[config.mk]
export PLATFORM = sky130hd
export DESIGN_NAME = main
export DESIGN_NICKNAME = main
export VERILOG_FILES = /design/flow/design.v
export SDC_FILE = /design/flow/constraint.sdc
export NUM_CORES = 4
export LEC_CHECK = 0
export CAP_MARGIN = 20
export CORE_MARGIN = 2
export CORE_UTILIZATION = 72
export CTS_CLUSTER_DIAMETER = 396
export CTS_CLUSTER_SIZE = 99
export PLACE_DENSITY = 0.6
export SETUP_SLACK_MARGIN = -0.47
export SLEW_MARGIN = 20
export TNS_END_PERCENT = 10
[constraint.sdc]
create_clock -name core_clock -period 5.2 [get_ports {clk}]
set_input_delay 1.0400 -clock core_clock [delete_from_list [all_inputs] [get_ports {clk}]]
set_output_delay 1.0400 -clock core_clock [all_outputs]
set_load 0.01 [all_outputs]
[design.v]
`timescale 1ns/1ps
`default_nettype none
module half_adder_1(a, b, sum, c_out);
input wire a, b;
output logic sum, c_out;
always_comb begin
  sum = a ^ b; 
  c_out = a & b;
end
endmodule
`timescale 1ns/1ps
`default_nettype none
module full_adder_1(a, b, c_in, sum, c_out);
input wire a, b, c_in;
output logic sum, c_out;
logic a_bar;
logic b_bar;
logic c_in_bar;
always_comb begin
  a_bar = ~a;
  b_bar = ~b;
  c_in_bar = ~c_in;
  sum = (a_bar & b_bar & c_in) | (a_bar & b & c_in_bar) | (a & b_bar & c_in_bar) | (a & b & c_in);
  c_out = (b & c_in) | (a & b) | (a & c_in);
end
endmodule
`timescale 1ns/1ps
`default_nettype none
module full_adder_2(a, b, sum, c_out);
input wire [1:0] a, b;
output logic [1:0] sum;
output logic c_out;
logic half_adder_1_0_c_out;
half_adder_1 HALF_ADDER_1_0 (.a(a[0]), .b(b[0]), .sum(sum[0]), .c_out(half_adder_1_0_c_out));
full_adder_1 FULL_ADDER_1_0 (.a(a[1]), .b(b[1]), .c_in(half_adder_1_0_c_out), .sum(sum[1]), .c_out(c_out));
endmodule
`timescale 1ns/1ps
`default_nettype none
module full_adder_3(a, b, c_in, sum, c_out);
input wire [2:0] a;
input wire b, c_in;
output logic [2:0] sum;
output logic c_out;
logic full_adder_1_0_c_out;
logic full_adder_1_1_c_out;
full_adder_1 FULL_ADDER_1_0 (.a(a[0]), .b(b), .c_in(c_in), .sum(sum[0]), .c_out(full_adder_1_0_c_out));
full_adder_1 FULL_ADDER_1_1 (.a(a[1]), .b(1'b0), .c_in(full_adder_1_0_c_out), .sum(sum[1]), .c_out(full_adder_1_1_c_out));
full_adder_1 FULL_ADDER_1_2 (.a(a[2]), .b(1'b0), .c_in(full_adder_1_1_c_out), .sum(sum[2]), .c_out(c_out));
endmodule
`timescale 1ns/1ps
`default_nettype none
module adder_8_1_bits(a, sum, c_out);
input wire [7:0] a;
output logic [2:0] sum;
output logic c_out;
logic full_adder_1_0_sum, full_adder_1_0_c_out, full_adder_1_1_sum, full_adder_1_1_c_out, full_adder_2_0_c_out;
logic [1:0] full_adder_2_0_sum;
full_adder_1 FULL_ADDER_1_0(.a(a[0]), .b(a[1]), .c_in(a[2]), .sum(full_adder_1_0_sum), .c_out(full_adder_1_0_c_out));
full_adder_1 FULL_ADDER_1_1(.a(a[3]), .b(a[4]), .c_in(a[5]), .sum(full_adder_1_1_sum), .c_out(full_adder_1_1_c_out));
full_adder_2 FULL_ADDER_2_0(.a({full_adder_1_0_c_out, full_adder_1_0_sum}), .b({full_adder_1_1_c_out, full_adder_1_1_sum}), .sum(full_adder_2_0_sum), .c_out(full_adder_2_0_c_out));
full_adder_3 FULL_ADDER_3_0(.a({full_adder_2_0_c_out, full_adder_2_0_sum}), .b(a[6]), .c_in(a[7]), .sum(sum), .c_out(c_out));
endmodule
`timescale 1ns/1ps
`default_nettype none
module comparator(live, neighbors, out);
input wire live;
input wire [2:0] neighbors;
output logic out;
always_comb begin
  out = (live & ~neighbors[2] & neighbors[1] & ~neighbors[0]) | (~neighbors[2] & neighbors[1] & neighbors[0]);
end
endmodule
`default_nettype none
`timescale 1ns/1ps
module conway_cell(clk, rst, ena, state_0, state_d, state_q, neighbors);
input wire clk;
input wire rst;
input wire ena;
input wire state_0;
output logic state_d;  
output logic state_q;
input wire [7:0] neighbors;
logic [2:0] sum;
logic c_out;
adder_8_1_bits ADDER_8_1(
    .a(neighbors),
    .sum(sum),
    .c_out(c_out)
    );
comparator COMPARATOR(
    .live(state_q),
    .neighbors(sum),
    .out(state_d)
    );
always_ff @(posedge clk ) begin
    if (rst == 1) begin
        state_q <= state_0;
    end
    else if (ena == 1) begin
        state_q <= state_d;
    end
end
endmodule
`timescale 1ns/1ps
module decoder_1_to_2(ena, in, out);
input wire ena;
input wire in;
output logic [1:0] out;
logic in_bar;
always_comb begin
  out[1] = in & ena;
  in_bar = ~ in;
  out[0] = in_bar & ena;
end
endmodule
`timescale 1ns/1ps
module decoder_2_to_4(ena, in, out);
input wire ena;
input wire [1:0] in;
output logic [3:0] out;
logic b_bar;
logic [1:0] decoder_0_out;
logic [1:0] decoder_1_out;
decoder_1_to_2 DECODER_0 (.ena(b_bar), .in(in[0]), .out(decoder_0_out[1:0]));
decoder_1_to_2 DECODER_1 (.ena(in[1]), .in(in[0]), .out(decoder_1_out[1:0]));
always_comb begin
    b_bar = ~ in[1];
    out[3] = decoder_1_out[1] & ena;
    out[2] = decoder_1_out[0] & ena;
    out[1] = decoder_0_out[1] & ena;
    out[0] = decoder_0_out[0] & ena;
end
endmodule
`timescale 1ns/1ps
module decoder_3_to_8(ena, in, out);
input wire ena;
input wire [2:0] in;
output logic [7:0] out;
logic c_bar;
logic [3:0] decoder_0_out;
logic [3:0] decoder_1_out;
decoder_2_to_4 DECODER_0 (.ena(c_bar), .in(in[1:0]), .out(decoder_0_out));
decoder_2_to_4 DECODER_1 (.ena(in[2]), .in(in[1:0]), .out(decoder_1_out));
always_comb begin
  c_bar = ~in[2];
  out[7] = decoder_1_out[3] & ena;
  out[6] = decoder_1_out[2] & ena;
  out[5] = decoder_1_out[1] & ena;
  out[4] = decoder_1_out[0] & ena;
  out[3] = decoder_0_out[3] & ena;
  out[2] = decoder_0_out[2] & ena;
  out[1] = decoder_0_out[1] & ena;
  out[0] = decoder_0_out[0] & ena;
end
endmodule
`default_nettype none
`timescale 1ns/1ps
module led_array_driver(ena, x, cells, rows, cols);
parameter N=8;  
parameter ROWS=N;
parameter COLS=N;
input wire ena;
input wire [$clog2(N):0] x;
input wire [N*N-1:0] cells;
output logic [N-1:0] rows;
output logic [N-1:0] cols;
initial begin
  if ((N <= 0) || (N > 8)) begin
    $error("N must be within 0 and 8.");
  end
  if (ROWS != COLS) begin
    $error("Non square led arrays are not supported. (%dx%d)", ROWS, COLS);
  end
  if (ROWS < N) begin
    $error("ROWS/COLS must be >= than the size of the Conway Grid.");
  end
end
wire [N-1:0] x_decoded;
decoder_3_to_8 COL_DECODER(ena, x[$clog2(N)-1:0], x_decoded);
always_comb begin
  cols = x_decoded;
  rows[0] = ~cells[x*ROWS];
  rows[1] = ~cells[x*ROWS + 1];
  rows[2] = ~cells[x*ROWS + 2];
  rows[3] = ~cells[x*ROWS + 3];
  rows[4] = ~cells[x*ROWS + 4];
  rows[5] = ~cells[x*ROWS + 5];
  rows[6] = ~cells[x*ROWS + 6];
  rows[7] = ~cells[x*ROWS + 7];
end
endmodule
`default_nettype none  
module main(clk, buttons, init_cells, leds, rgb, cols, rows);
parameter game_divider = 8;  
parameter display_divider = 2;  
parameter N = 8;  
parameter M = N + 2;  
initial if (N < 3) $error("N has to be >= 3 to make for interesting patterns.");
initial if (M !== (N+2)) $error("M must N+2=%d, not %d", N+2,M);  
input wire clk;
input wire [1:0] buttons;
logic rst; always_comb rst = buttons[0];  
input wire [N*N-1:0] init_cells;  
output logic [1:0] leds;
output logic [2:0] rgb;
output wire [N-1:0] cols;
output wire [N-1:0] rows;
logic [game_divider:0] game_counter;
logic [display_divider:0] display_counter;
logic rst_game; always_comb rst_game = buttons[0] | buttons[1];
logic step_game;
logic [$clog2(N):0] x;
wire [M*M-1:0] bordered_cells_q;  
wire [M*M-1:0] bordered_cells_d; 
logic [M*M-1:0] bordered_cells_0;  
logic [N*N-1:0] cells_q;  
logic [N*N-1:0] cells_0;  
always_comb begin : io_logic 
    leds[0] = buttons[0] ^ buttons[1];
    leds[1] = buttons[0] & buttons[1];
    rgb[0] = ~( buttons[0] & ~buttons[1]);
    rgb[1] = ~(~buttons[0] &  buttons[1]);
    rgb[2] = ~( buttons[0] &  buttons[1]);
end
led_array_driver #(.ROWS(N), .COLS(N), .N(N)) LED_DRIVER (
  .ena(1'b1),
  .cells(cells_q),
  .x(x),
  .rows(rows[N-1:0]),
  .cols(cols[N-1:0])
);
generate
  genvar r;
  for (r = 0; r < M; r = r + 1) begin : init_rows
    if ((r == 0) || (r == M-1)) begin : border_row
      always_comb bordered_cells_0[M*(r+1)-1:M*r] = 0;
    end else begin : inner_row
      always_comb bordered_cells_0[M*(r+1)-1:M*r] = {1'b0, init_cells[N*r-1:N*(r-1)], 1'b0};
    end
  end
endgenerate
function int cell_index(int i, int j);
  cell_index = M*j + i;
endfunction
generate
  genvar i;
  genvar j;
  for (i = 0; i < M; i = i + 1) begin : cells_x
    for (j = 0; j < M; j = j + 1) begin : cells_y
      if ( (i > 0) && (i < (M-1)) && (j > 0) && (j < (M-1)) ) begin
        conway_cell CELL(
          .clk(clk), .rst(rst_game), .ena(step_game),
          .neighbors({
            bordered_cells_q[cell_index(i-1, j-1)],
            bordered_cells_q[cell_index(i-1, j  )],
            bordered_cells_q[cell_index(i-1, j+1)],
            bordered_cells_q[cell_index(i  , j+1)],
            bordered_cells_q[cell_index(i+1, j+1)],
            bordered_cells_q[cell_index(i+1, j  )],
            bordered_cells_q[cell_index(i+1, j-1)],
            bordered_cells_q[cell_index(i  , j-1)]
          }),
          .state_0(bordered_cells_0[cell_index(i, j)]),
          .state_d(bordered_cells_d[cell_index(i, j)]),
          .state_q(bordered_cells_q[cell_index(i, j)])
        );
      end else begin  
        assign bordered_cells_q[cell_index(i,j)] = bordered_cells_0[cell_index(i,j)];
        assign bordered_cells_d[cell_index(i,j)] = 0;
      end
    end
  end
  for (i = 0; i < N; i = i + 1) begin
    always_comb begin
        cells_q[N*(i+1)-1:N*i] = bordered_cells_q[M*(i+2)-2:M*(i+1)+1];
        cells_0[N*(i+1)-1:N*i] = bordered_cells_0[M*(i+2)-2:M*(i+1)+1];
    end
  end
endgenerate
parameter faster_divider = 15;
always_ff @(posedge clk) begin : clocks_and_dividers  
  if (rst) begin
      game_counter <= 0;
      display_counter <= 0;
      x <= 0;
  end
  else begin
      if (game_counter[game_divider]) begin
        game_counter <= 0;
      end
      else begin 
        game_counter <= game_counter + 1;
      end
      if(display_counter[display_divider]) begin
        display_counter <= 0;
        if(x >= (N-1)) begin
          x <= 0;
        end
        else begin
          x <= x + 1;
        end
      end
      else begin
        display_counter <= display_counter + 1;
      end
  end
end  
always_comb step_game = game_counter[game_divider];  
endmodule
`default_nettype wire  
[run.sh]
#!/bin/bash
# the make line also repeats each setting of config.mk as NAME=value (left out here)
make -C /OpenROAD-flow-scripts/flow DESIGN_CONFIG=/design/flow/config.mk WORK_HOME=/design/flow/orfs CLKGATE_MAP_FILE= finish
==> results of run 1 <==
per-layer routing:
layer | up-vias | track usage (%)
met1 | 3962 | 38.2
met4 | 0 | 10.0
li1 | 3655 | -
met5 | - | 0
met3 | 46 | 3.45
met2 | 186 | 54.2
metrics by stage:
stage	util, %	cells	setup WS, ns	instance area (um^2)	hold slack [ns]
floorplan	-	1132	1.52	11900	0.398
global placement	79.2	1417	1.47	13000	0.409
detailed placement	79.2	1417	1.43	13000	0.420
CTS	81.2	1433	1.25	13300	0.431
global route	81.2	1433	1.17	13300	0.442
finish	81.2	1433	1.14	13300	0.426
cell type report:
| cell class | count | area [um^2] |
|---|---|---|
| multi-input cells | 658 | 8200 |
| clock inverters | 5 | 41.3 |
| well taps | 220 | 275 |
| flip-flops and latches | 80 | 2240 |
| repair buffers | 89 | 898 |
| fillers | 1035 | 3090 |
| clock buffers | 11 | 275 |
| inverters | 370 | 1390 |
==> flow_metrics.env, run 1 <==
# flow metrics
export IMPL_status="finished clean"
export IMPL_yosys_area_share_aoi_pct=8.17
export IMPL_ff2ff_path_depth=11
export IMPL_timing_rr_end="cells_x[6].cells_y[6].genblk1.CELL.state_q"
export IMPL_cp_end_kind="primary output"
export IMPL_fa_ha_area_share_pct=48.7
export IMPL_slowest_delay_ns=0.86
export IMPL_warnings=73
export IMPL_fp_util_pct=72.8
export IMPL_whs_path_depth=1
export IMPL_fp_nets=1546
export IMPL_cts_hold_buf=0
export IMPL_startpoint="x[0]"
export IMPL_met1_length_mm=9.88
export IMPL_grt_pass1_vias=8582
export IMPL_fp_dieW_um=133
export IMPL_drt_initial_drc_count=412
export IMPL_max_freq_mhz=246
export IMPL_hpwl_mm=18.4
export IMPL_crit_fanout=13
export IMPL_setup_tns_ns=0
export IMPL_io_buffers=87
export IMPL_ys_ff=80
export IMPL_clock_sinks=80
export IMPL_cts_buffer_depth=2
export IMPL_wire_per_inst_um=16.9
export IMPL_netlist_area_um2=11900
export IMPL_dieArea_um2=17600
export IMPL_rsz0062_at_grt="false"
export IMPL_post_synth_top_area_cell="fa_1"
export IMPL_clock_skew_ns=0.0149
export IMPL_synthArstFlopShare_pct=0
export IMPL_xor_share_pct=3.30
export IMPL_dr_max_layer_used="met4"
export IMPL_routed_wl_met3_um=855
export IMPL_grt_max_degree=127
export IMPL_slew_limit_headroom_pct=29.3
export IMPL_die_h_um=133
export IMPL_grt_overflow_total=0
export IMPL_ys_top_cells_by_count="369 x inv_1, 196 x fa_1, 151 x ha_1"
export IMPL_area_growth_pct=11.5
export IMPL_ys_warn_count=9
export IMPL_post_cts_setup_buffer_count=0
export IMPL_drc=0
export IMPL_synth_cells=1132
export IMPL_drtPass1Iterations=5
export IMPL_hold_viol=0
export IMPL_rrSetupSlack_ns=2.07
export IMPL_crit_cells=4
export IMPL_io_pins=88
export IMPL_netlist_area_leader_share_pct=32.8
export IMPL_r2r_start="cells_x[5].cells_y[7].genblk1.CELL.state_q"
export IMPL_grt_pass1_wl_mm=41.5
export IMPL_insertion_delay_ns=0.36
export IMPL_hold_start="display_counter[0]"
export IMPL_vias_per_cell=5.48
export IMPL_clk_pin_slew_ns=0.07
export IMPL_crit_slowest_cell="dfxtp_1"
export IMPL_rows=47
export IMPL_critPathKind="register to primary output"
export IMPL_ys_cells=1132
export IMPL_fp_coreArea_um2=16400
export IMPL_antenna_found_initial=0
export IMPL_hold_end="display_counter[0]"
export IMPL_synthTopLogicFamily="adder cells"
export IMPL_post_route_min_period_ns=4.06
export IMPL_finalSetupViolCount=0
export IMPL_htree_levels=3
export IMPL_drv_slew=0
export IMPL_flop_cell="edfxtp_1"
export IMPL_maxCapViolCount=0
export IMPL_place_congestion=0.800
export IMPL_yosysUniqueCellTypes=40
export IMPL_mux_share_pct=3.61
export IMPL_cts_resized=0
export IMPL_dr_total_vias=7849
export IMPL_worstMarginPinSlew_ns=1.06
export IMPL_synth_area_per_cell_um2=10.6
export IMPL_arrival_ns=3.02
export IMPL_yosysSeqAreaShare_pct=18.8
export IMPL_crit_family="buffers and inverters"
export IMPL_synth_top_cell_by_count="inv_1"
export IMPL_hold_class="register to register"
export IMPL_met2WireLength_mm=12.8
export IMPL_path_buffers=2
export IMPL_edf_count=64
export IMPL_cp_required_ns=4.16
export IMPL_worstSetupEndpoint="cols[6]"
export IMPL_cts_buffers=9
export IMPL_finalClockPeriodUsage_pct=78.0
export IMPL_ys_area_um2=11900
export IMPL_simple_gate_share_pct=4.70
export IMPL_nNetsFinal=1622
export IMPL_cts_tree="built"
export IMPL_cts_root_buf="clkbuf_16"
export IMPL_topCellsByArea="fa_1 33%, edfxtp_1 16%, ha_1 16%"
export IMPL_ant_nets=0
export IMPL_grt_usage_pct=30.1
export IMPL_wirelength_mm=24.2
export IMPL_antenna_diode_count=0
export IMPL_path_cells="clkinv_1, ha_1, and2_1, clkdlybuf4s50_1"
export IMPL_cp_start_kind="register"
==> run 2, diff against run 1 <==
- ABC_AREA: default -> 1
- CTS_CLUSTER_DIAMETER: 396 -> 104
- CTS_CLUSTER_SIZE: 99 -> 73
- PLACE_DENSITY: 0.6 -> default
- PLACE_DENSITY_LB_ADDON: default -> 0.21
- SETUP_SLACK_MARGIN: -0.47 -> 0.73
- TNS_END_PERCENT: 10 -> 40
- clock period: 5.2 -> 2.85 ns (I/O delays scaled with it)
==> run 2 against run 1 <==
Net effect:
- synthesized area is 0.49% lower
- die area is 0.48% lower
- the flow now stops in global routing
- synthesized cell count grew 13%
==> flow_metrics.env, run 2 <==
# yosys + openroad results
export IMPL_cts_buffer_depth=2
export IMPL_status="aborted with a tool error"
export IMPL_cts_root_buf="clkbuf_16"
export IMPL_dieArea_um2=17600
export IMPL_synthTopLogicFamily="adder cells"
export IMPL_synthArstFlopShare_pct=0
export IMPL_ys_cells=1276
export IMPL_fp_util_pct=74.3
export IMPL_stop_error="[ERROR DPL-0038] Utilization greater than 100%, impossible to legalize"
export IMPL_fp_nets=1690
export IMPL_yosysUniqueCellTypes=28
export IMPL_ys_area_um2=11900
export IMPL_stop_stage="global routing"
export IMPL_xor_share_pct=3.17
export IMPL_htree_levels=3
export IMPL_hpwl_mm=20.7
export IMPL_synth_area_per_cell_um2=9.32
export IMPL_dp_cells=1613
export IMPL_dp_slack_ns=0.0815
export IMPL_edf_count=64
export IMPL_fa_ha_area_share_pct=48.9
export IMPL_post_synth_top_area_cell="fa_1"
export IMPL_simple_gate_share_pct=12.3
export IMPL_die_h_um=132
export IMPL_flop_cell="edfxtp_1"
export IMPL_fp_dieW_um=132
export IMPL_clock_sinks=80
export IMPL_netlist_area_leader_share_pct=33.0
export IMPL_yosys_area_share_aoi_pct=3.53
export IMPL_place_congestion=0.864
export IMPL_mux_share_pct=0.0842
export IMPL_ys_ff=80
export IMPL_ys_warn_count=9
export IMPL_io_pins=88
export IMPL_synth_cells=1276
export IMPL_topCellsByArea="fa_1 33%, edfxtp_1 16%, ha_1 16%"
export IMPL_yosysSeqAreaShare_pct=18.9
export IMPL_synth_top_cell_by_count="inv_1"
export IMPL_fp_coreArea_um2=16000
export IMPL_ys_top_cells_by_count="348 x inv_1, 208 x nand2_1, 196 x fa_1"
export IMPL_netlist_area_um2=11900
export IMPL_rows=46
export IMPL_cts_hold_buf=0
export IMPL_cts_buffers=9
export IMPL_io_buffers=87
-- run 2: timing repair --
item,CTS
setup buffers,102
pin swaps,144
resized,325
setup endpoints to repair,145
cloned,4
-- run 2: per-stage QoR --
step / area [um^2] / utilization [%] / hold WS, ns
floorplan: 11900 / - / 0.399
global placement: 13300 / 83.2 / 0.409
detailed placement: 13300 / 83.2 / 0.428
CTS: 15300 / 95.3 / 0.437
==> run 3, diff against run 2 <==
- ABC_AREA: 1 -> default
- CAP_MARGIN: 20 -> 10
- CELL_PAD_IN_SITES_DETAIL_PLACEMENT: default -> 0
- CORE_ASPECT_RATIO: default -> 1.23
- CTS_CLUSTER_DIAMETER: 104 -> 232
- CTS_CLUSTER_SIZE: 73 -> 15
- HOLD_SLACK_MARGIN: default -> 0.29
- PLACE_DENSITY_LB_ADDON: 0.21 -> 0.27
- SETUP_SLACK_MARGIN: 0.73 -> 0.04
- TNS_END_PERCENT: 40 -> default
- clock period: 2.85 -> 2.97 ns (I/O delays scaled with it)
==> run 3 against run 2 <==
Net effect:
- the flow again stops in global routing
- die area grew 0.51%
- synthesized area rose by 0.49%
- synthesized cell count is 11% lower
==> flow_metrics.env, run 3 <==
# yosys + openroad results
export IMPL_netlist_area_um2=11900
export IMPL_synthArstFlopShare_pct=0
export IMPL_yosysSeqAreaShare_pct=18.8
export IMPL_fp_nets=1546
export IMPL_fp_coreArea_um2=16300
export IMPL_die_h_um=147
export IMPL_status="aborted with a tool error"
export IMPL_xor_share_pct=3.30
export IMPL_rows=52
export IMPL_fa_ha_area_share_pct=48.7
export IMPL_topCellsByArea="fa_1 33%, edfxtp_1 16%, ha_1 16%"
export IMPL_simple_gate_share_pct=4.70
export IMPL_stop_stage="global routing"
export IMPL_fp_dieW_um=120
export IMPL_synth_area_per_cell_um2=10.6
export IMPL_cts_root_buf="clkbuf_16"
export IMPL_ys_ff=80
export IMPL_synth_cells=1132
export IMPL_ys_area_um2=11900
export IMPL_hpwl_mm=22.1
export IMPL_htree_levels=3
export IMPL_place_congestion=0.843
export IMPL_dp_slack_ns=-0.0159
export IMPL_cts_buffers=9
export IMPL_io_buffers=87
export IMPL_fp_util_pct=73.1
export IMPL_ys_warn_count=9
export IMPL_dieArea_um2=17600
export IMPL_synthTopLogicFamily="adder cells"
export IMPL_clock_sinks=80
export IMPL_yosys_area_share_aoi_pct=8.17
export IMPL_flop_cell="edfxtp_1"
export IMPL_ys_cells=1132
export IMPL_netlist_area_leader_share_pct=32.8
export IMPL_mux_share_pct=3.61
export IMPL_post_synth_top_area_cell="fa_1"
export IMPL_cts_buffer_depth=2
export IMPL_ys_top_cells_by_count="369 x inv_1, 196 x fa_1, 151 x ha_1"
export IMPL_edf_count=64
export IMPL_synth_top_cell_by_count="inv_1"
export IMPL_io_pins=88
export IMPL_cts_hold_buf=0
export IMPL_yosysUniqueCellTypes=40
[run 3: what timing repair did]
| item | CTS |
|---|---|
| resized | 41 |
| hold endpoints to repair | 0 |
| pin swaps | 29 |
| setup endpoints to repair | 23 |
| setup buffers | 28 |
| gates cloned | 0 |
[run 3: metrics by stage]
stage	instances	instance area [um^2]
floorplan	1132	11900
global placement	1499	13700
detailed placement	1499	13700
CTS	1543	14300
==> run 4, diff against run 3 <==
- CAP_MARGIN: 10 -> 40
- CELL_PAD_IN_SITES_DETAIL_PLACEMENT: 0 -> default
- CORE_ASPECT_RATIO: 1.23 -> 1.01
- CORE_UTILIZATION: 72 -> 48
- CTS_CLUSTER_DIAMETER: 232 -> default
- CTS_CLUSTER_SIZE: 15 -> 98
- GPL_ROUTABILITY_DRIVEN: default -> 1
- GPL_TIMING_DRIVEN: default -> 0
- HOLD_SLACK_MARGIN: 0.29 -> default
- MAX_ROUTING_LAYER: default -> met5
- MIN_ROUTING_LAYER: default -> met2
- PLACE_DENSITY_LB_ADDON: 0.27 -> 0.12
- SETUP_SLACK_MARGIN: 0.04 -> -0.33
- clock period: 2.97 -> 5.57 ns (I/O delays scaled with it)
==> run 4 against run 3 <==
Net effect:
- the run now finishes clean
- synthesized cell count stayed put
- die area is 48% higher
- synthesized area stayed put
==> flow_metrics.env, run 4 <==
# flow metrics
export IMPL_status="finished clean"
export IMPL_yosysSeqAreaShare_pct=18.8
export IMPL_grt_usage_pct=34.0
export IMPL_insertion_delay_ns=0.37
export IMPL_ys_ff=80
export IMPL_synth_top_cell_by_count="inv_1"
export IMPL_path_buffers=3
export IMPL_antenna_diode_count=0
export IMPL_critPathKind="register to primary output"
export IMPL_antenna_found_initial=0
export IMPL_post_cts_setup_buffer_count=0
export IMPL_cp_end_kind="primary output"
export IMPL_ys_area_um2=11900
export IMPL_startpoint="x[0]"
export IMPL_final_core_util_pct=55.0
export IMPL_drv_slew=0
export IMPL_xor_share_pct=3.30
export IMPL_synthArstFlopShare_pct=0
export IMPL_htree_levels=3
export IMPL_clock_sinks=80
export IMPL_path_cells="buf_2, clkinv_1, ha_1, and2_1, clkdlybuf4s50_1"
export IMPL_grt_overflow_total=0
export IMPL_timing_rr_end="cells_x[6].cells_y[6].genblk1.CELL.state_q"
export IMPL_ys_cells=1132
export IMPL_fp_nets=1546
export IMPL_r2r_start="cells_x[7].cells_y[7].genblk1.CELL.state_q"
export IMPL_maxCapViolCount=0
export IMPL_area_growth_pct=13.7
export IMPL_post_dp_cell_area_um2=13300
export IMPL_whs_path_depth=1
export IMPL_cp_start_kind="register"
export IMPL_synthTopLogicFamily="adder cells"
export IMPL_grt_max_degree=37
export IMPL_rrSetupSlack_ns=2.44
export IMPL_post_route_min_period_ns=3.94
export IMPL_fa_ha_area_share_pct=48.7
export IMPL_grt_pass1_wl_mm=45.3
export IMPL_netlist_area_leader_share_pct=32.8
export IMPL_yosysUniqueCellTypes=40
export IMPL_dr_total_vias=10700
export IMPL_place_congestion=0.793
export IMPL_topCellsByArea="fa_1 33%, edfxtp_1 16%, ha_1 16%"
export IMPL_warnings=69
export IMPL_wirelength_mm=28.0
export IMPL_netlist_area_um2=11900
export IMPL_crit_fanout=11
export IMPL_ys_top_cells_by_count="369 x inv_1, 196 x fa_1, 151 x ha_1"
export IMPL_cts_hold_buf=0
export IMPL_post_synth_top_area_cell="fa_1"
export IMPL_cts_buffer_depth=2
export IMPL_synth_cells=1132
export IMPL_synth_area_per_cell_um2=10.6
export IMPL_flop_cell="edfxtp_1"
export IMPL_fp_util_pct=48.4
export IMPL_hold_viol=0
export IMPL_fp_coreArea_um2=24700
export IMPL_drc=0
export IMPL_io_buffers=87
export IMPL_dieArea_um2=26200
export IMPL_clk_pin_slew_ns=0.07
export IMPL_slowest_delay_ns=0.63
export IMPL_hold_start="display_counter[0]"
export IMPL_wire_per_inst_um=17.9
export IMPL_whs_ns=0.426
export IMPL_finalSetupViolCount=0
export IMPL_worstSetupEndpoint="cols[4]"
export IMPL_ys_warn_count=9
export IMPL_cts_root_buf="clkbuf_16"
export IMPL_fp_dieW_um=161
export IMPL_ant_nets=0
export IMPL_max_freq_mhz=254
export IMPL_ff2ff_path_depth=11
export IMPL_cp_required_ns=4.46
export IMPL_cts_tree="built"
export IMPL_grt_pass1_vias=12300
export IMPL_crit_cells=5
export IMPL_arrival_ns=2.82
export IMPL_drt_initial_drc_count=1259
export IMPL_cts_resized=0
export IMPL_hold_class="register to register"
export IMPL_finalClockPeriodUsage_pct=70.7
export IMPL_crit_slowest_cell="clkinv_1"
export IMPL_die_h_um=163
export IMPL_hpwl_mm=21.0
export IMPL_slew_limit_headroom_pct=44.0
export IMPL_simple_gate_share_pct=4.70
export IMPL_drtPass1Iterations=6
export IMPL_final_cell_area_um2=13600
export IMPL_clock_skew_ns=0.0109
export IMPL_rows=58
export IMPL_crit_family="buffers and inverters"
export IMPL_worstMarginPinSlew_ns=0.840
export IMPL_edf_count=64
export IMPL_cts_buffers=9
export IMPL_yosys_area_share_aoi_pct=8.17
export IMPL_hold_end="display_counter[0]"
export IMPL_io_pins=88
export IMPL_mux_share_pct=3.61
export IMPL_rsz0062_at_grt="false"
export IMPL_setup_tns_ns=0
export IMPL_nNetsFinal=1647
export IMPL_vias_per_cell=6.82
-- run 4: cell type report --
type                       count  area, um^2
buffer                        24         138
clock buffer                  10         250
clock inverter                 6        43.8
fill                        2233       11100
inverter                     370        1390
multi-input combinational    658        8180
sequential                    80        2240
tap                          330         413
timing repair buffer          90         921
-- run 4: metrics by stage --
| stage | setup WS (ns) | instances |
|---|---|---|
| after floorplan | 1.81 | 1132 |
| after global placement | -0.295 | 1549 |
| after detailed placement | 1.67 | 1551 |
| after CTS | 1.71 | 1567 |
| after global routing | 1.49 | 1568 |
| final | 1.63 | 1568 |
-- run 4: layer usage --
layer / wire length [um] / GRT usage [%] / part of all wire, %
met4: 1430 / 5.28 / 5.1
met1: 0 / - / 0
met2: 15000 / 40.4 / 53
met3: 11500 / 47.5 / 41
met5: 118 / 6.25 / 0.42
==> run 5, diff against run 4 <==
- ABC_AREA: default -> 1
- CAP_MARGIN: 40 -> 20
- CORE_ASPECT_RATIO: 1.01 -> default
- CORE_UTILIZATION: 48 -> 72
- CTS_CLUSTER_DIAMETER: default -> 104
- CTS_CLUSTER_SIZE: 98 -> 73
- GPL_ROUTABILITY_DRIVEN: 1 -> default
- GPL_TIMING_DRIVEN: 0 -> default
- MAX_ROUTING_LAYER: met5 -> default
- MIN_ROUTING_LAYER: met2 -> default
- PLACE_DENSITY: default -> 0.35
- PLACE_DENSITY_LB_ADDON: 0.12 -> default
- SETUP_SLACK_MARGIN: -0.33 -> -0.13
- clock period: 5.57 -> 2.51 ns (I/O delays scaled with it)
==> run 5 against run 4 <==
Net effect:
- the flow now stops in global routing
- die area shrank 33%
- synthesized area fell by 0.49%
- synthesized cell count up 13%
==> flow_metrics.env, run 5 <==
# yosys + openroad results
export IMPL_status="aborted with a tool error"
export IMPL_stop_stage="global routing"
export IMPL_stop_error="[ERROR GRT-0232] Routing congestion too high. Check the congestion heatmap in the GUI."
export IMPL_grt_usage_pct=95.0
export IMPL_xor_share_pct=3.17
export IMPL_post_dp_cell_area_um2=14200
export IMPL_die_h_um=132
export IMPL_cts_buffers=9
export IMPL_rows=46
export IMPL_cts_buffer_depth=2
export IMPL_fa_ha_area_share_pct=48.9
export IMPL_dieArea_um2=17600
export IMPL_fp_nets=1690
export IMPL_simple_gate_share_pct=12.3
export IMPL_synthArstFlopShare_pct=0
export IMPL_fp_util_pct=74.3
export IMPL_yosys_area_share_aoi_pct=3.53
export IMPL_fp_coreArea_um2=16000
export IMPL_hpwl_mm=22.4
export IMPL_ys_warn_count=9
export IMPL_netlist_area_leader_share_pct=33.0
export IMPL_ys_cells=1276
export IMPL_synthTopLogicFamily="adder cells"
export IMPL_htree_levels=3
export IMPL_grt_overflow_total=1119
export IMPL_post_synth_top_area_cell="fa_1"
export IMPL_io_buffers=87
export IMPL_ys_area_um2=11900
export IMPL_ys_top_cells_by_count="348 x inv_1, 208 x nand2_1, 196 x fa_1"
export IMPL_synth_area_per_cell_um2=9.32
export IMPL_yosysUniqueCellTypes=28
export IMPL_fp_dieW_um=132
export IMPL_netlist_area_um2=11900
export IMPL_io_pins=88
export IMPL_synth_cells=1276
export IMPL_yosysSeqAreaShare_pct=18.9
export IMPL_mux_share_pct=0.0842
export IMPL_ys_ff=80
export IMPL_place_congestion=0.848
export IMPL_flop_cell="edfxtp_1"
export IMPL_topCellsByArea="fa_1 33%, edfxtp_1 16%, ha_1 16%"
export IMPL_synth_top_cell_by_count="inv_1"
export IMPL_clock_sinks=80
export IMPL_dp_cells=1710
export IMPL_cts_root_buf="clkbuf_16"
export IMPL_edf_count=64
==> run 5: timing repair <==
item / 4_1_cts
cloned: 0
hold endpoints to repair: 0
pin swaps: 47
buffers inserted: 16
resized: 76
hold buffers: 0
setup endpoints to repair: 26
==> run 5: per-layer routing <==
metal	global-route usage, %	overflow
met1	87.2	1
met2	119	758
met3	72.0	9
met4	115	351
met5	18.9	0
==> run 5: per-stage QoR <==
stage	setup TNS (ns)	utilization, %	setup WS (ns)
2_1_floorplan	-0.331	-	-0.0723
3_3_place_gp	-0.887	88.7	-0.0864
3_5_place_dp	-3.53	88.7	-0.211
4_1_cts	-5.08	92.5	-0.162
==> run 6, diff against run 5 <==
- ABC_AREA: 1 -> default
- CELL_PAD_IN_SITES_GLOBAL_PLACEMENT: default -> 1
- CORE_ASPECT_RATIO: default -> 1.19
- CORE_MARGIN: 2 -> 7
- CORE_UTILIZATION: 72 -> 40
- CTS_CLUSTER_DIAMETER: 104 -> default
- CTS_CLUSTER_SIZE: 73 -> default
- GPL_ROUTABILITY_DRIVEN: default -> 0
- GPL_TIMING_DRIVEN: default -> 0
- PLACE_DENSITY: 0.35 -> default
- PLACE_DENSITY_LB_ADDON: default -> 0.26
- SETUP_SLACK_MARGIN: -0.13 -> default
- SLEW_MARGIN: 20 -> 30
- TNS_END_PERCENT: default -> 35
- clock period: 2.51 -> 7.0 ns (I/O delays scaled with it)
==> run 6 against run 5 <==
Net effect:
- synthesized area rose by 0.49%
- die area rose by 99%
- now clean on timing, DRC and antenna
- synthesized cell count fell by 11%
==> flow_metrics.env, run 6 <==
# flow metrics
export IMPL_xor_share_pct=3.30
export IMPL_synthTopLogicFamily="adder cells"
export IMPL_grt_pass1_vias=8644
export IMPL_htree_levels=3
export IMPL_fa_ha_area_share_pct=48.7
export IMPL_cts_buffers=9
export IMPL_drt_initial_drc_count=311
export IMPL_io_buffers=87
export IMPL_clock_skew_ns=0.00910
export IMPL_worstSetupEndpoint="leds[0]"
export IMPL_synth_top_cell_by_count="inv_1"
export IMPL_yosysSeqAreaShare_pct=18.8
export IMPL_wirelength_mm=28.1
export IMPL_worst_path_most_repeated_cell="clkdlybuf4s50_1"
export IMPL_wire_per_inst_um=17.4
export IMPL_insertion_delay_ns=0.36
export IMPL_whs_path_depth=1
export IMPL_cp_start_kind="input port"
export IMPL_ys_top_cells_by_count="369 x inv_1, 196 x fa_1, 151 x ha_1"
export IMPL_finalClockPeriodUsage_pct=63.2
export IMPL_critPathKind="input port to primary output"
export IMPL_vias_per_cell=4.78
export IMPL_rrSetupSlack_ns=3.92
export IMPL_ys_area_um2=11900
export IMPL_path_cells="clkdlybuf4s50_1, buf_2, inv_1, ha_1, clkdlybuf4s50_1"
export IMPL_die_h_um=203
export IMPL_worstMarginPinSlew_ns=0.813
export IMPL_synth_cells=1132
export IMPL_cts_buffer_depth=2
export IMPL_clock_sinks=80
export IMPL_cts_hold_buf=0
export IMPL_synth_area_per_cell_um2=10.6
export IMPL_drtPass1Iterations=4
export IMPL_startpoint="buttons[0]"
export IMPL_warnings=69
export IMPL_antenna_diode_count=0
export IMPL_setup_tns_ns=0
export IMPL_grt_max_degree=40
export IMPL_post_route_min_period_ns=4.42
export IMPL_timing_rr_end="cells_x[7].cells_y[6].genblk1.CELL.state_q"
export IMPL_netlist_area_um2=11900
export IMPL_fp_util_pct=40.9
export IMPL_nNetsFinal=1645
export IMPL_hold_end="display_counter[0]"
export IMPL_ff2ff_path_depth=11
export IMPL_fp_nets=1546
export IMPL_mux_share_pct=3.61
export IMPL_hold_start="display_counter[0]"
export IMPL_crit_cells=5
export IMPL_yosysUniqueCellTypes=40
export IMPL_slew_limit_headroom_pct=45.8
export IMPL_ys_warn_count=9
export IMPL_ys_ff=80
export IMPL_fp_coreArea_um2=29200
export IMPL_hold_viol=0
export IMPL_n_fill_cell=2776
export IMPL_io_pins=88
export IMPL_clk_pin_slew_ns=0.07
export IMPL_rows=68
export IMPL_post_cts_setup_buffer_count=0
export IMPL_synthArstFlopShare_pct=0
export IMPL_crit_family="buffers and inverters"
export IMPL_area_growth_pct=14.1
export IMPL_flop_cell="edfxtp_1"
export IMPL_cts_resized=0
export IMPL_max_freq_mhz=226
export IMPL_dr_total_vias=7750
export IMPL_cp_required_ns=5.60
export IMPL_hpwl_mm=22.6
export IMPL_grt_pass1_wl_mm=46.6
export IMPL_post_synth_top_area_cell="fa_1"
export IMPL_status="finished clean"
export IMPL_drv_slew=0
export IMPL_crit_slowest_cell="clkdlybuf4s50_1"
export IMPL_maxCapViolCount=0
export IMPL_crit_fanout=10
export IMPL_edf_count=64
export IMPL_post_dp_cell_area_um2=13300
export IMPL_finalSetupViolCount=0
export IMPL_grt_overflow_total=0
export IMPL_path_buffers=4
export IMPL_fp_dieW_um=172
export IMPL_cts_tree="built"
export IMPL_topCellsByArea="fa_1 33%, edfxtp_1 16%, ha_1 16%"
export IMPL_drc=0
export IMPL_dieArea_um2=34900
export IMPL_ys_cells=1132
export IMPL_ant_nets=0
export IMPL_netlist_area_leader_share_pct=32.8
export IMPL_r2r_start="cells_x[7].cells_y[7].genblk1.CELL.state_q"
export IMPL_rsz0062_at_grt="false"
export IMPL_hold_class="register to register"
export IMPL_cp_end_kind="primary output"
export IMPL_antenna_found_initial=0
export IMPL_arrival_ns=3.02
export IMPL_cts_root_buf="clkbuf_16"
export IMPL_grt_usage_pct=17.4
export IMPL_final_cell_area_um2=13600
export IMPL_slowest_delay_ns=0.53
export IMPL_simple_gate_share_pct=4.70
export IMPL_yosys_area_share_aoi_pct=8.17
-- run 6: layer usage --
metal	vias to the layer above	track usage, %	routed length [um]
li1	3698	-	-
met1	3907	22.1	12000
met5	-	0	0
met2	118	30.3	14500
met3	27	2.23	1020
met4	0	5.35	614
-- run 6: layout make-up --
type                            instances  area (um^2)  share of cell area, %
Timing Repair Buffer                   88          898                   6.59
Clock buffer                           10          250                   1.84
Tap cell                              385          482                   3.53
Clock inverter                          6         45.0                  0.331
Sequential cell                        80         2240                   16.5
Multi-Input combinational cell        658         8180                   60.1
Buffer                                 24          138                   1.01
Inverter                              370         1390                   10.2
-- run 6: stage by stage --
stage	std cells	hold slack, ns	setup WS, ns	utilization, %
after CTS	1621	0.421	2.56	46.7
after global routing	1621	0.448	2.49	46.7
after floorplan	1132	0.398	2.96	-
after global placement	1604	0.412	0.842	45.6
final	1621	0.420	2.58	46.7
after detailed placement	1605	0.410	2.56	45.7
==> run 7, diff against run 6 <==
- ABC_AREA: default -> 0
- CAP_MARGIN: 20 -> 35
- CELL_PAD_IN_SITES_GLOBAL_PLACEMENT: 1 -> default
- CORE_ASPECT_RATIO: 1.19 -> default
- CORE_MARGIN: 7 -> 4
- GPL_ROUTABILITY_DRIVEN: 0 -> default
- HOLD_SLACK_MARGIN: default -> -0.06
- MAX_ROUTING_LAYER: default -> met5
- PLACE_DENSITY_LB_ADDON: 0.26 -> 0.16
- SETUP_SLACK_MARGIN: default -> -0.22
- SLEW_MARGIN: 30 -> 10
- TNS_END_PERCENT: 35 -> 25
- clock period: 7.0 -> 6.49 ns (I/O delays scaled with it)
==> run 7 against run 6 <==
Net effect:
- highest routed layer unchanged
- setup slack worse by 0.32 ns
- final cell count is 0.31% higher
- sequential share of layout area hardly changed
- routed wire length is 1.7% lower
- worst hold slack better by 0.0042 ns
- synthesized area stayed put
- critical endpoint unchanged
- synthesized cell count stayed put
- first-iteration DRC count is 11% higher
==> flow_metrics.env, run 7 <==
# flow metrics
export IMPL_status="finished clean"
export IMPL_whs_ns=0.424
export IMPL_slowest_delay_ns=0.52
export IMPL_crit_slowest_cell="clkdlybuf4s50_1"
export IMPL_ys_area_um2=11900
export IMPL_htree_levels=3
export IMPL_vias_per_cell=4.71
export IMPL_rsz0062_at_grt="false"
export IMPL_crit_cells=5
export IMPL_netlist_area_leader_share_pct=32.8
export IMPL_post_dp_cell_area_um2=13300
export IMPL_grt_overflow_total=0
export IMPL_io_pins=88
export IMPL_yosysSeqAreaShare_pct=18.8
export IMPL_cp_start_kind="input port"
export IMPL_fp_coreArea_um2=29600
export IMPL_hold_end="display_counter[0]"
export IMPL_mux_share_pct=3.61
export IMPL_netlist_area_um2=11900
export IMPL_timing_rr_end="cells_x[6].cells_y[7].genblk1.CELL.state_q"
export IMPL_finalSetupViolCount=0
export IMPL_yosysUniqueCellTypes=40
export IMPL_ys_warn_count=9
export IMPL_grt_max_degree=46
export IMPL_simple_gate_share_pct=4.70
export IMPL_slew_limit_headroom_pct=42.9
export IMPL_edf_count=64
export IMPL_fp_nets=1546
export IMPL_drc=0
export IMPL_wire_per_inst_um=17.0
export IMPL_warnings=69
export IMPL_io_buffers=87
export IMPL_insertion_delay_ns=0.36
export IMPL_clock_skew_ns=0.0107
export IMPL_grt_usage_pct=17.9
export IMPL_grt_pass1_wl_mm=45.7
export IMPL_die_h_um=181
export IMPL_setup_tns_ns=0
export IMPL_post_route_min_period_ns=4.23
export IMPL_critPathKind="input port to primary output"
export IMPL_hold_viol=0
export IMPL_clk_pin_slew_ns=0.07
export IMPL_area_growth_pct=14.3
export IMPL_final_core_util_pct=46.2
export IMPL_fp_dieW_um=181
export IMPL_final_cell_area_um2=13700
export IMPL_ys_top_cells_by_count="369 x inv_1, 196 x fa_1, 151 x ha_1"
export IMPL_hold_class="register to register"
export IMPL_worst_path_most_repeated_cell="clkdlybuf4s50_1"
export IMPL_synthTopLogicFamily="adder cells"
export IMPL_worstMarginPinSlew_ns=0.857
export IMPL_fa_ha_area_share_pct=48.7
export IMPL_path_buffers=4
export IMPL_startpoint="buttons[0]"
export IMPL_arrival_ns=2.94
export IMPL_whs_path_depth=1
export IMPL_cts_hold_buf=0
export IMPL_drv_slew=0
export IMPL_finalClockPeriodUsage_pct=65.2
export IMPL_nNetsFinal=1645
export IMPL_ff2ff_path_depth=11
export IMPL_place_congestion=0.813
export IMPL_hpwl_mm=21.9
export IMPL_antenna_found_initial=0
export IMPL_rrSetupSlack_ns=3.42
export IMPL_hold_start="display_counter[0]"
export IMPL_synth_area_per_cell_um2=10.6
export IMPL_crit_family="buffers and inverters"
export IMPL_dieArea_um2=32700
export IMPL_synth_cells=1132
export IMPL_ant_nets=0
export IMPL_drt_initial_drc_count=344
export IMPL_grt_pass1_vias=8189
export IMPL_antenna_diode_count=0
export IMPL_cts_buffers=9
export IMPL_cp_required_ns=5.19
export IMPL_post_cts_setup_buffer_count=0
export IMPL_cts_tree="built"
export IMPL_rows=63
export IMPL_path_cells="clkdlybuf4s50_1, buf_2, inv_1, ha_1, clkdlybuf4s50_1"
export IMPL_yosys_area_share_aoi_pct=8.17
export IMPL_clock_sinks=80
export IMPL_xor_share_pct=3.30
export IMPL_ys_ff=80
export IMPL_synth_top_cell_by_count="inv_1"
export IMPL_topCellsByArea="fa_1 33%, edfxtp_1 16%, ha_1 16%"
export IMPL_fp_util_pct=40.4
export IMPL_cp_end_kind="primary output"
export IMPL_r2r_start="cells_x[7].cells_y[7].genblk1.CELL.state_q"
export IMPL_cts_buffer_depth=2
export IMPL_wirelength_mm=27.6
export IMPL_post_synth_top_area_cell="fa_1"
export IMPL_flop_cell="edfxtp_1"
export IMPL_crit_fanout=10
export IMPL_synthArstFlopShare_pct=0
export IMPL_dr_total_vias=7651
export IMPL_drtPass1Iterations=4
export IMPL_cts_root_buf="clkbuf_16"
export IMPL_worstSetupEndpoint="leds[0]"
export IMPL_maxCapViolCount=0
export IMPL_cts_resized=0
export IMPL_ys_cells=1132
export IMPL_max_freq_mhz=236
run 7: per-layer routing:
metal / routed length (um) / part of all wire (%) / global-route usage [%] / vias up
met5: 0 / 0 / 0 / -
li1: - / - / - / 3707
met1: 12600 / 46 / 24.9 / 3805
met2: 13600 / 49 / 30.2 / 113
met4: 515 / 1.9 / 4.33 / 0
met3: 930 / 3.4 / 1.99 / 26
run 7: cell type report:
cell class | count | area (um^2)
repair buffers | 88 | 898
clock inverters | 6 | 73.8
fillers | 2860 | 15900
plain buffers | 24 | 138
flip-flops and latches | 80 | 2240
well taps | 390 | 488
inverters | 370 | 1390
clock buffers | 10 | 239
multi-input cells | 658 | 8180
run 7: through the flow:
step                      setup WS [ns]  cells
after global placement            0.437   1609
after global routing               2.17   1626
after floorplan                    2.55   1132
after detailed placement           2.24   1610
final                              2.26   1626
after CTS                          2.25   1626
==> run 8, diff against run 7 <==
- ABC_AREA: 0 -> 1
- CAP_MARGIN: 35 -> 20
- CORE_MARGIN: 4 -> 2
- CORE_UTILIZATION: 40 -> 72
- CTS_CLUSTER_DIAMETER: default -> 104
- CTS_CLUSTER_SIZE: default -> 73
- GPL_TIMING_DRIVEN: 0 -> default
- HOLD_SLACK_MARGIN: -0.06 -> default
- MAX_ROUTING_LAYER: met5 -> default
- PLACE_DENSITY_LB_ADDON: 0.16 -> 0.28
- SETUP_SLACK_MARGIN: -0.22 -> default
- SLEW_MARGIN: 10 -> 35
- TNS_END_PERCENT: 25 -> default
- clock period: 6.49 -> 2.54 ns (I/O delays scaled with it)
==> run 8 against run 7 <==
Net effect:
- the run now fails in clock tree synthesis
- die area is 46% lower
- synthesized cell count up 13%
- synthesized area fell by 0.49%
==> flow_metrics.env, run 8 <==
# yosys + openroad results
export IMPL_status="aborted with a tool error"
export IMPL_stop_stage="clock tree synthesis"
export IMPL_stop_error="[ERROR DPL-0033] detailed placement checks failed during check placement."
export IMPL_yosysUniqueCellTypes=28
export IMPL_ys_cells=1276
export IMPL_place_congestion=0.880
export IMPL_io_buffers=87
export IMPL_synthArstFlopShare_pct=0
export IMPL_synth_top_cell_by_count="inv_1"
export IMPL_fp_nets=1690
export IMPL_netlist_area_um2=11900
export IMPL_edf_count=64
export IMPL_rows=46
export IMPL_ys_ff=80
export IMPL_synth_cells=1276
export IMPL_xor_share_pct=3.17
export IMPL_fp_util_pct=74.3
export IMPL_post_dp_cell_area_um2=14100
export IMPL_flop_cell="edfxtp_1"
export IMPL_topCellsByArea="fa_1 33%, edfxtp_1 16%, ha_1 16%"
export IMPL_dieArea_um2=17600
export IMPL_ys_warn_count=9
export IMPL_yosys_area_share_aoi_pct=3.53
export IMPL_yosysSeqAreaShare_pct=18.9
export IMPL_fa_ha_area_share_pct=48.9
export IMPL_ys_top_cells_by_count="348 x inv_1, 208 x nand2_1, 196 x fa_1"
export IMPL_fp_coreArea_um2=16000
export IMPL_io_pins=88
export IMPL_fp_dieW_um=132
export IMPL_dp_cells=1696
export IMPL_ys_area_um2=11900
export IMPL_netlist_area_leader_share_pct=33.0
export IMPL_hpwl_mm=25.6
export IMPL_synth_area_per_cell_um2=9.32
export IMPL_die_h_um=132
export IMPL_post_synth_top_area_cell="fa_1"
export IMPL_synthTopLogicFamily="adder cells"
export IMPL_mux_share_pct=0.0842
export IMPL_simple_gate_share_pct=12.3
run 8: stage by stage:
stage                     setup slack [ns]  hold slack [ns]
after global placement             -0.0140            0.407
after detailed placement            -0.220            0.439
after floorplan                    -0.0423            0.399
==> run 9, diff against run 8 <==
- ABC_AREA: 1 -> default
- CAP_MARGIN: 20 -> 5
- CELL_PAD_IN_SITES_GLOBAL_PLACEMENT: default -> 1
- CORE_UTILIZATION: 72 -> 61
- CTS_CLUSTER_DIAMETER: 104 -> default
- CTS_CLUSTER_SIZE: 73 -> default
- HOLD_SLACK_MARGIN: default -> -0.09
- MAX_ROUTING_LAYER: default -> met5
- PLACE_DENSITY_LB_ADDON: 0.28 -> 0.14
- SETUP_SLACK_MARGIN: default -> -0.16
- SLEW_MARGIN: 35 -> 25
- clock period: 2.54 -> 3.44 ns (I/O delays scaled with it)
==> run 9 against run 8 <==
Net effect:
- the run now finishes clean
- synthesized area is 0.49% higher
- die area is 18% higher
- synthesized cell count down 11%
==> flow_metrics.env, run 9 <==
# flow metrics
export IMPL_fa_ha_area_share_pct=48.7
export IMPL_yosys_area_share_aoi_pct=8.17
export IMPL_post_cts_setup_buffer_count=0
export IMPL_warnings=69
export IMPL_crit_fanout=17
export IMPL_post_route_min_period_ns=3.10
export IMPL_hold_start="display_counter[0]"
export IMPL_fp_dieW_um=144
export IMPL_crit_cells=5
export IMPL_path_buffers=2
export IMPL_cp_required_ns=2.75
export IMPL_maxCapViolCount=0
export IMPL_clk_pin_slew_ns=0.07
export IMPL_rsz0062_at_grt="false"
export IMPL_crit_family="buffers and inverters"
export IMPL_routed_wl_met3_um=880
export IMPL_synth_top_cell_by_count="inv_1"
export IMPL_slew_limit_headroom_pct=60.0
export IMPL_dieArea_um2=20700
export IMPL_fp_util_pct=61.8
export IMPL_met1_length_mm=10.2
export IMPL_die_h_um=144
export IMPL_yosysSeqAreaShare_pct=18.8
export IMPL_topCellsByArea="fa_1 33%, edfxtp_1 16%, ha_1 16%"
export IMPL_synthTopLogicFamily="adder cells"
export IMPL_max_freq_mhz=323
export IMPL_clock_sinks=80
export IMPL_path_cells="buf_12, mux4_1, nand2_1, a21o_1, clkdlybuf4s50_1"
export IMPL_synth_area_per_cell_um2=10.6
export IMPL_grt_overflow_total=0
export IMPL_finalSetupViolCount=0
export IMPL_worstSetupEndpoint="rows[2]"
export IMPL_ys_top_cells_by_count="369 x inv_1, 196 x fa_1, 151 x ha_1"
export IMPL_vias_per_cell=5.17
export IMPL_fp_nets=1546
export IMPL_cp_start_kind="register"
export IMPL_synth_cells=1132
export IMPL_simple_gate_share_pct=4.70
export IMPL_grt_pass1_vias=8381
export IMPL_dp_slack_ns=0.400
export IMPL_place_congestion=0.787
export IMPL_drc=0
export IMPL_clock_skew_ns=0.00818
export IMPL_setup_slack_ns=0.340
export IMPL_drt_initial_drc_count=331
export IMPL_r2r_start="cells_x[6].cells_y[7].genblk1.CELL.state_q"
export IMPL_timing_rr_end="cells_x[6].cells_y[6].genblk1.CELL.state_q"
export IMPL_area_growth_pct=15.1
export IMPL_io_buffers=87
export IMPL_ys_area_um2=11900
export IMPL_status="finished clean"
export IMPL_synthArstFlopShare_pct=0
export IMPL_whs_path_depth=1
export IMPL_slowest_delay_ns=0.57
export IMPL_drv_slew=0
export IMPL_cts_buffers=9
export IMPL_crit_slowest_cell="mux4_1"
export IMPL_mux_share_pct=3.61
export IMPL_insertion_delay_ns=0.36
export IMPL_cts_root_buf="clkbuf_16"
export IMPL_grt_usage_pct=25.6
export IMPL_grt_pass1_wl_mm=40.7
export IMPL_rows=51
export IMPL_cts_resized=0
export IMPL_netlist_area_leader_share_pct=32.8
export IMPL_critPathKind="register to primary output"
export IMPL_wirelength_mm=24.1
export IMPL_post_synth_top_area_cell="fa_1"
export IMPL_hold_viol=0
export IMPL_xor_share_pct=3.30
export IMPL_hpwl_mm=19.6
export IMPL_netlist_area_um2=11900
export IMPL_ant_nets=0
export IMPL_setup_tns_ns=0
export IMPL_edf_count=64
export IMPL_whs_ns=0.417
export IMPL_drtPass1Iterations=6
export IMPL_antenna_diode_count=0
export IMPL_ys_ff=80
export IMPL_dr_total_vias=7859
export IMPL_hold_class="register to register"
export IMPL_ff2ff_path_depth=11
export IMPL_hold_end="display_counter[0]"
export IMPL_worstMarginPinSlew_ns=0.599
export IMPL_met2WireLength_mm=12.4
export IMPL_arrival_ns=2.41
export IMPL_rrSetupSlack_ns=0.36
export IMPL_yosysUniqueCellTypes=40
export IMPL_cts_hold_buf=0
export IMPL_ys_cells=1132
export IMPL_cp_end_kind="primary output"
export IMPL_finalClockPeriodUsage_pct=90.1
export IMPL_cts_tree="built"
export IMPL_grt_max_degree=36
export IMPL_htree_levels=3
export IMPL_dr_max_layer_used="met4"
export IMPL_antenna_found_initial=0
export IMPL_cts_buffer_depth=2
export IMPL_startpoint="x[1]"
export IMPL_fp_coreArea_um2=19300
export IMPL_nNetsFinal=1663
export IMPL_ys_warn_count=9
export IMPL_wire_per_inst_um=15.9
export IMPL_flop_cell="edfxtp_1"
export IMPL_io_pins=88
==> run 9: layout make-up <==
type / instances / area [um^2]
fill: 1474 / 5590
inverter: 370 / 1390
tap: 265 / 332
sequential: 80 / 2240
clock inverter: 6 / 57.6
multi-input combinational: 658 / 8200
clock buffer: 10 / 250
timing repair buffer: 130 / 1280
==> run 9: metal layers <==
metal	up-vias	track usage (%)
met2	171	45.6
met5	-	0
met4	0	8.77
li1	3735	-
met1	3912	32.8
met3	41	2.47
==> run 9: per-stage QoR <==
step	cells	util, %	area, um^2
2_1_floorplan	1132	-	11900
3_3_place_gp	1503	69.5	13400
3_5_place_dp	1503	69.5	13400
4_1_cts	1519	71.1	13700
5_1_grt	1519	71.1	13700
6_report	1519	71.1	13700
==> run 10, diff against run 9 <==
- ABC_AREA: default -> 1
- CAP_MARGIN: 5 -> 20
- CELL_PAD_IN_SITES_GLOBAL_PLACEMENT: 1 -> default
- CORE_UTILIZATION: 61 -> 72
- CTS_CLUSTER_DIAMETER: default -> 205
- CTS_CLUSTER_SIZE: default -> 73
- HOLD_SLACK_MARGIN: -0.09 -> default
- MAX_ROUTING_LAYER: met5 -> default
- PLACE_DENSITY_LB_ADDON: 0.14 -> 0.03
- SETUP_SLACK_MARGIN: -0.16 -> default
- SLEW_MARGIN: 25 -> 20
- clock period: 3.44 -> 3.51 ns (I/O delays scaled with it)
==> run 10 against run 9 <==
Net effect:
- still clean on timing, DRC and antenna
- sequential cell count is the same
- die area down 15%
- synthesized cell count up 13%
- worst hold slack gained 0.015 ns
- core utilization up 12 points
- routed wire length increased by 1.7%
- first-iteration DRC count increased by 60%
- setup slack gained 0.037 ns
- synthesized area down 0.49%
- clock skew up 0.0059 ns
- critical endpoint is now rows[6]
==> flow_metrics.env, run 10 <==
# flow metrics
export IMPL_yosysUniqueCellTypes=28
export IMPL_dp_slack_ns=0.577
export IMPL_hold_class="register to register"
export IMPL_ys_ff=80
export IMPL_crit_slowest_cell="dfxtp_1"
export IMPL_hold_end="display_counter[0]"
export IMPL_mux_share_pct=0.0842
export IMPL_cts_tree="built"
export IMPL_finalSetupViolCount=0
export IMPL_critPathKind="register to primary output"
export IMPL_dr_total_vias=8461
export IMPL_finalClockPeriodUsage_pct=89.3
export IMPL_slew_limit_headroom_pct=43.4
export IMPL_hold_viol=0
export IMPL_antenna_diode_count=0
export IMPL_wire_per_inst_um=15.5
export IMPL_worstMarginPinSlew_ns=0.849
export IMPL_maxCapViolCount=0
export IMPL_crit_family="buffers and inverters"
export IMPL_synth_area_per_cell_um2=9.32
export IMPL_warnings=69
export IMPL_cts_buffer_depth=2
export IMPL_ys_area_um2=11900
export IMPL_grt_pass1_wl_mm=43.6
export IMPL_grt_max_degree=79
export IMPL_fp_coreArea_um2=16000
export IMPL_topCellsByArea="fa_1 33%, edfxtp_1 16%, ha_1 16%"
export IMPL_flop_cell="edfxtp_1"
export IMPL_area_growth_pct=11.3
export IMPL_yosys_area_share_aoi_pct=3.53
export IMPL_xor_share_pct=3.17
export IMPL_path_buffers=2
export IMPL_clock_skew_ns=0.0141
export IMPL_rrSetupSlack_ns=0.66
export IMPL_crit_fanout=17
export IMPL_whs_ns=0.433
export IMPL_path_cells="buf_4, nand2_1, nand3_1, nand3_1, nand3_1, clkdlybuf4s50_1"
export IMPL_simple_gate_share_pct=12.3
export IMPL_hold_start="display_counter[0]"
export IMPL_clk_pin_slew_ns=0.07
export IMPL_synthTopLogicFamily="adder cells"
export IMPL_insertion_delay_ns=0.37
export IMPL_drt_initial_drc_count=531
export IMPL_cts_hold_buf=0
export IMPL_grt_pass1_vias=8986
export IMPL_drtPass1Iterations=5
export IMPL_cp_start_kind="register"
export IMPL_clock_sinks=80
export IMPL_ys_top_cells_by_count="348 x inv_1, 208 x nand2_1, 196 x fa_1"
export IMPL_wirelength_mm=24.6
export IMPL_worstSetupEndpoint="rows[6]"
export IMPL_hpwl_mm=18.6
export IMPL_whs_path_depth=1
export IMPL_netlist_area_leader_share_pct=33.0
export IMPL_worst_path_most_repeated_cell="nand3_1"
export IMPL_dp_cells=1565
export IMPL_synthArstFlopShare_pct=0
export IMPL_io_buffers=87
export IMPL_die_h_um=132
export IMPL_startpoint="x[0]"
export IMPL_setup_tns_ns=0
export IMPL_fp_nets=1690
export IMPL_cts_resized=0
export IMPL_post_cts_setup_buffer_count=0
export IMPL_dieArea_um2=17600
export IMPL_ant_nets=0
export IMPL_ff2ff_path_depth=8
export IMPL_rsz0062_at_grt="false"
export IMPL_vias_per_cell=5.35
export IMPL_post_route_min_period_ns=3.13
export IMPL_grt_overflow_total=0
export IMPL_fp_dieW_um=132
export IMPL_drv_slew=0
export IMPL_synth_cells=1276
export IMPL_crit_cells=6
export IMPL_edf_count=64
export IMPL_fp_util_pct=74.3
export IMPL_io_pins=88
export IMPL_post_synth_top_area_cell="fa_1"
export IMPL_grt_usage_pct=31.1
export IMPL_timing_rr_end="cells_x[6].cells_y[6].genblk1.CELL.state_q"
export IMPL_max_freq_mhz=319
export IMPL_cp_end_kind="primary output"
export IMPL_htree_levels=3
export IMPL_antenna_found_initial=0
export IMPL_ys_warn_count=9
export IMPL_final_core_util_pct=82.7
export IMPL_status="finished clean"
export IMPL_drc=0
export IMPL_setup_slack_ns=0.377
export IMPL_place_congestion=0.846
export IMPL_cp_required_ns=2.81
export IMPL_nNetsFinal=1774
export IMPL_r2r_start="cells_x[7].cells_y[5].genblk1.CELL.state_q"
export IMPL_cts_buffers=9
export IMPL_stdcell_count=1581
export IMPL_arrival_ns=2.43
export IMPL_synth_top_cell_by_count="inv_1"
export IMPL_yosysSeqAreaShare_pct=18.9
export IMPL_fa_ha_area_share_pct=48.9
export IMPL_slowest_delay_ns=0.68
export IMPL_netlist_area_um2=11900
export IMPL_rows=46
export IMPL_ys_cells=1276
export IMPL_cts_root_buf="clkbuf_16"
## run 10: area by class of cell
cell class / count / area, um^2
clock buffer: 11 / 275
clock inverter: 5 / 51.3
fill: 1013 / 2770
inverter: 353 / 1340
multi-input combinational: 816 / 8080
sequential: 80 / 2240
tap: 216 / 270
timing repair buffer: 100 / 981
## run 10: routing by layer
metal  track usage [%]  part of all wire (%)  up-vias
met2              52.9                    50      256
met5                 0                     0        -
met1              42.3                    42     4160
met4              9.50                   1.9        0
met3              4.02                   5.6       35
li1                  -                     -     4010
## run 10: per-stage QoR
| step | cell area (um^2) |
|---|---|
| finish | 13200 |
| global route | 13200 |
| CTS | 13200 |
| detailed placement | 12900 |
| global placement | 12900 |
| floorplan | 11900 |
